Setup of run A:
## WorkingFinal
module WorkingFinal(input clk, input reset, input wire[15:0] mem_rdata, output wire[15:0] mem_addr, output wire[15:0] mem_wdata, output wire mem_we, output wire halt);
Size: about 23,000 um^2 of cells after synthesis.
make LEC_CHECK=0 ABC_AREA=1 CAP_MARGIN=20 CORE_MARGIN=2 CORE_UTILIZATION=69 CTS_CLUSTER_DIAMETER=229 MAX_ROUTING_LAYER=met4 PLACE_DENSITY=0.62 SLEW_MARGIN=20 TNS_END_PERCENT=5 finish   # period 21.0 ns
run.sh (not shown) runs the stock make flow with config.mk's settings and CLKGATE_MAP_FILE=.
The flow ended early for run A: it failed with a tool error in global routing.
For run B, these inputs were changed with respect to run A:
# run A
export LEC_CHECK = 0
export ABC_AREA = 1
export CAP_MARGIN = 20
export CORE_MARGIN = 2
export CORE_UTILIZATION = 69
export CTS_CLUSTER_DIAMETER = 229
export MAX_ROUTING_LAYER = met4
export PLACE_DENSITY = 0.62
export SLEW_MARGIN = 20
export TNS_END_PERCENT = 5
create_clock -name core_clock -period 21.0 [get_ports {clk}]
# run B
export LEC_CHECK = 0
export CAP_MARGIN = 20
export CORE_MARGIN = 2
export CORE_UTILIZATION = 40
export SLEW_MARGIN = 20
create_clock -name core_clock -period 36.0 [get_ports {clk}]
Notes after the runs:
- Flip-flop and latch count after synthesis across run B and run A: no real change.
- On run B: synthesized cell count is 339 lower than what run A gave.
- Run B has completed all stages; timing, DRC and antenna checks passed.
- Re complex-gate fraction of the synthesized area: run A was lower than run B.
- [compare] base=run A new=run B: synthesized-area fraction occupied by and/or/nand/nor cells fell 7.6 points, post-synthesis instance area rose 5.0%, buffers inserted during post-CTS setup optimization fell 64, adder and majority gate portion of the synthesized area fell 0.60 points.
- Die size (run B / run A): 1.8
- Run B ends up with a yosys stat chip area that is 5.0% higher than in run A.
> inputs changed (run B -> run C)
# run B
export LEC_CHECK = 0
export CAP_MARGIN = 20
export CORE_MARGIN = 2
export CORE_UTILIZATION = 40
export SLEW_MARGIN = 20
create_clock -name core_clock -period 36.0 [get_ports {clk}]
# run C
export LEC_CHECK = 0
export ABC_AREA = 1
export CAP_MARGIN = 20
export CORE_MARGIN = 2
export CORE_UTILIZATION = 57
export CTS_CLUSTER_SIZE = 99
export SLEW_MARGIN = 20
create_clock -name core_clock -period 16.5 [get_ports {clk}]
==> comparison <==
Run C | ERROR | global routing
Run C vs. run B: weighted congestion reported at the end of routability-driven placement +about 10%; horizontal die dimension -about 18%; number of setup buffers added after CTS +360.
For run C, the top logic cell family in the synthesized netlist was simple AND/OR/NAND/NOR gates, unlike run B, where it was AND-OR/OR-AND gates.
Input-level comparison between run D and run C:
# run C
export LEC_CHECK = 0
export ABC_AREA = 1
export CAP_MARGIN = 20
export CORE_MARGIN = 2
export CORE_UTILIZATION = 57
export CTS_CLUSTER_SIZE = 99
export SLEW_MARGIN = 20
create_clock -name core_clock -period 16.5 [get_ports {clk}]
# run D
export LEC_CHECK = 0
export CAP_MARGIN = 20
export CORE_MARGIN = 2
export CORE_UTILIZATION = 40
export SLEW_MARGIN = 20
create_clock -name core_clock -period 30.0 [get_ports {clk}]
--- outcome ---
Run D ends up with lower post-synthesis share of cell area spent on full adders, half adders and majority gates than run C does.
Run D: full flow OK, the timing, design-rule and antenna checks passed
Run D: die outline height 22% above run C
Summary — number of gates given a new drive strength after cts, run D relative to run C: lower, by 200.
Run D vs. run C: chip area line of the yosys report saw an increase; xor/xnor cell area share of the yosys netlist rose 1.2 points; post-detailed-placement half-perimeter wirelength higher; mean cell area of the mapped netlist went up.
#### Input delta (run E over run D)
# run D
export LEC_CHECK = 0
export CAP_MARGIN = 20
export CORE_MARGIN = 2
export CORE_UTILIZATION = 40
export SLEW_MARGIN = 20
create_clock -name core_clock -period 30.0 [get_ports {clk}]
# run E
export LEC_CHECK = 0
export CAP_MARGIN = 20
export CORE_MARGIN = 2
export CORE_UTILIZATION = 40
export CTS_CLUSTER_SIZE = 80
export MIN_ROUTING_LAYER = met1
export SLEW_MARGIN = 35
export TNS_END_PERCENT = 25
create_clock -name core_clock -period 30.0 [get_ports {clk}]
Results
Run E vs run D, setup slack went down by 0.080 ns.
Looking at number of logic stages on the critical path including buffering, run E sits below run D.
Looking at total non-filler cell area in the finished layout across run E and run D, the one that comes out higher is run E.


job 6135:
WorkingFinal again, from the RTL that the note above started with.
export LEC_CHECK = 0
export ABC_AREA = 1
export CAP_MARGIN = 20
export CORE_MARGIN = 2
export CORE_UTILIZATION = 72
export CTS_CLUSTER_DIAMETER = 398
export CTS_CLUSTER_SIZE = 95
export PLACE_DENSITY_LB_ADDON = 0.01
export SETUP_SLACK_MARGIN = 1.81
export SLEW_MARGIN = 20
export TNS_END_PERCENT = 5
create_clock -name core_clock -period 9.84 [get_ports {clk}]
Job 6135 | ERROR | global routing (5_1_grt)
Here is what was changed in the inputs of job 6379 compared with job 6135.
# job 6135
export LEC_CHECK = 0
export ABC_AREA = 1
export CAP_MARGIN = 20
export CORE_MARGIN = 2
export CORE_UTILIZATION = 72
export CTS_CLUSTER_DIAMETER = 398
export CTS_CLUSTER_SIZE = 95
export PLACE_DENSITY_LB_ADDON = 0.01
export SETUP_SLACK_MARGIN = 1.81
export SLEW_MARGIN = 20
export TNS_END_PERCENT = 5
create_clock -name core_clock -period 9.84 [get_ports {clk}]
# job 6379
export LEC_CHECK = 0
export CAP_MARGIN = 20
export CORE_MARGIN = 2
export CORE_UTILIZATION = 49
export SLEW_MARGIN = 20
create_clock -name core_clock -period 29.0 [get_ports {clk}]
Notes after the runs:
The remaining runs in job 6135 and job 6379 completed every stage, whereas job 6135 halted early.
Die size in job 6379 is about 50% higher than in job 6135
NOTE: post-CTS setup repair buffer count in job 6379 falls short of that of job 6135
Note that the number of cell instances after yosys synthesis recorded for job 6379 amounts to 0.898 times the value seen in job 6135.
For job 666, these inputs were changed with respect to job 6379:
# job 6379
export LEC_CHECK = 0
export CAP_MARGIN = 20
export CORE_MARGIN = 2
export CORE_UTILIZATION = 49
export SLEW_MARGIN = 20
create_clock -name core_clock -period 29.0 [get_ports {clk}]
# job 666
export LEC_CHECK = 0
export ABC_AREA = 1
export CAP_MARGIN = 20
export CORE_MARGIN = 2
export CORE_UTILIZATION = 58
export HOLD_SLACK_MARGIN = -0.08
export SLEW_MARGIN = 20
create_clock -name core_clock -period 16.4 [get_ports {clk}]
Results
Job 666: it failed with a tool error in global routing (5_1_grt), so there are no final results. On number of buffers added by the clock tree synthesis step, the higher figure sits with job 6379, not job 666. Delta (job 666 minus job 6379): setup slack after placement decreased 9860 ps, combined area of all synthesized cells decreased 4.7%, number of rows in the core area decreased about 10%, die size decreased 9600 um^2, floorplan core density increased 8.9 points. Taking job 6379 as the reference, in job 666 cell total in the yosys stat output saw an increase; synthesized cell count now larger.
Modified inputs, job 5803 compared to job 666
# job 666
export LEC_CHECK = 0
export ABC_AREA = 1
export CAP_MARGIN = 20
export CORE_MARGIN = 2
export CORE_UTILIZATION = 58
export HOLD_SLACK_MARGIN = -0.08
export SLEW_MARGIN = 20
create_clock -name core_clock -period 16.4 [get_ports {clk}]
# job 5803
export LEC_CHECK = 0
export ABC_AREA = 1
export CAP_MARGIN = 20
export CORE_MARGIN = 2
export CORE_UTILIZATION = 53
export CTS_CLUSTER_SIZE = 100
export SLEW_MARGIN = 20
create_clock -name core_clock -period 16.4 [get_ports {clk}]
Findings:
As the logs show, job 5803 stopped at global routing (5_1_grt) after a tool error, so it never reached the end of the flow. From job 666 to job 5803 the numbers moved as follows: post-CTS resize count higher, pre-CTS setup slack saw an increase. Count of hold buffers inserted by post-cts repair: job 5803 vs job 666 identical. Area after synthesis came out exactly the same in job 5803 and job 666. Compared to job 666, job 5803 was floorplanned on a bigger die. Against job 666, job 5803 comes in 9.0% higher on core area. Compared with job 666, in job 5803 synthesized instance count ~0 delta; placed standard-cell area picked up an extra about 0.4%; total CTS buffers shows an increase of 1. Job 5803 vs. job 666: post-CTS setup buffer count went up by 200%.


== v11 ==
WorkingFinal again, from the RTL that the note above started with.
Design WorkingFinal, start of the top module:
module WorkingFinal(input clk, input reset, input wire[15:0] mem_rdata, output wire[15:0] mem_addr, output wire[15:0] mem_wdata, output wire mem_we, output wire halt);
Settings: LEC_CHECK=0, ABC_AREA=1, CAP_MARGIN=20, CORE_MARGIN=2, CORE_UTILIZATION=69, CTS_CLUSTER_DIAMETER=229, HOLD_SLACK_MARGIN=-0.1, MAX_ROUTING_LAYER=met4, PLACE_DENSITY=0.62, SLEW_MARGIN=20, TNS_END_PERCENT=5; clock period 17.5 ns.
v11: GRT-0116 in global routing -> run aborted
### v11 -> v33
Settings: clearing CTS_CLUSTER_DIAMETER, which used to be 229; clearing PLACE_DENSITY, which used to be 0.62; swapping 69 for 71 in CORE_UTILIZATION; clearing TNS_END_PERCENT, which used to be 5; clearing MAX_ROUTING_LAYER, which used to be met4; clearing HOLD_SLACK_MARGIN, which used to be -0.1; swapping 17.5 for 36.0 in the clock period (ns, I/O delays scaled along).
--- outcome ---
Looking at the reports, v33 completed the entire flow and the layout it produced met the timing, design-rule and antenna checks. Per the comparison of v33 with v11, worst-case setup slack after placement has increased, number of rows created at floorplan now smaller, count of buffers added by post-CTS timing repair for setup dropped 106, post-cts repair resize count now smaller.
What v54 does differently from v33 at the input level:
Settings: CORE_UTILIZATION now 72, was 71.
Notes after the runs:
- On clock-pin slew on the worst setup and hold paths, v54 and v33 are neck and neck.
- Required time of the critical path, v54 and v33, higher one = v54.
- Post-route cell area: v54 and v33 compared, higher one is v54
- v54 reached the end of the flow, and the finished layout is clean on the timing, design-rule and antenna checks.
Here is what was changed in the inputs of v40 compared with v54.
Settings: CORE_UTILIZATION: 72 -> 64; the clock period (ns, I/O delays scaled along): 36.0 -> 39.6.
Notes after the runs:
- met2 demand-to-capacity share in global routing ended up 5.9 points lower on v40 than on v54.
- Delta (v40 minus v54): worst hold slack fell 19 ps, total number of placement rows up about 6%.
- NOTE: number of vias per cell after detailed routing in v40 falls short of that of v54
- [diff] design area, v40 relative to v54: improvement
- Relative to v54, the non-clock buffer count measured on v40 has decreased by a few percent.
- Compared with v54, v40 instantiates a larger number of cells.
- v54 was routed with more vias than v40.
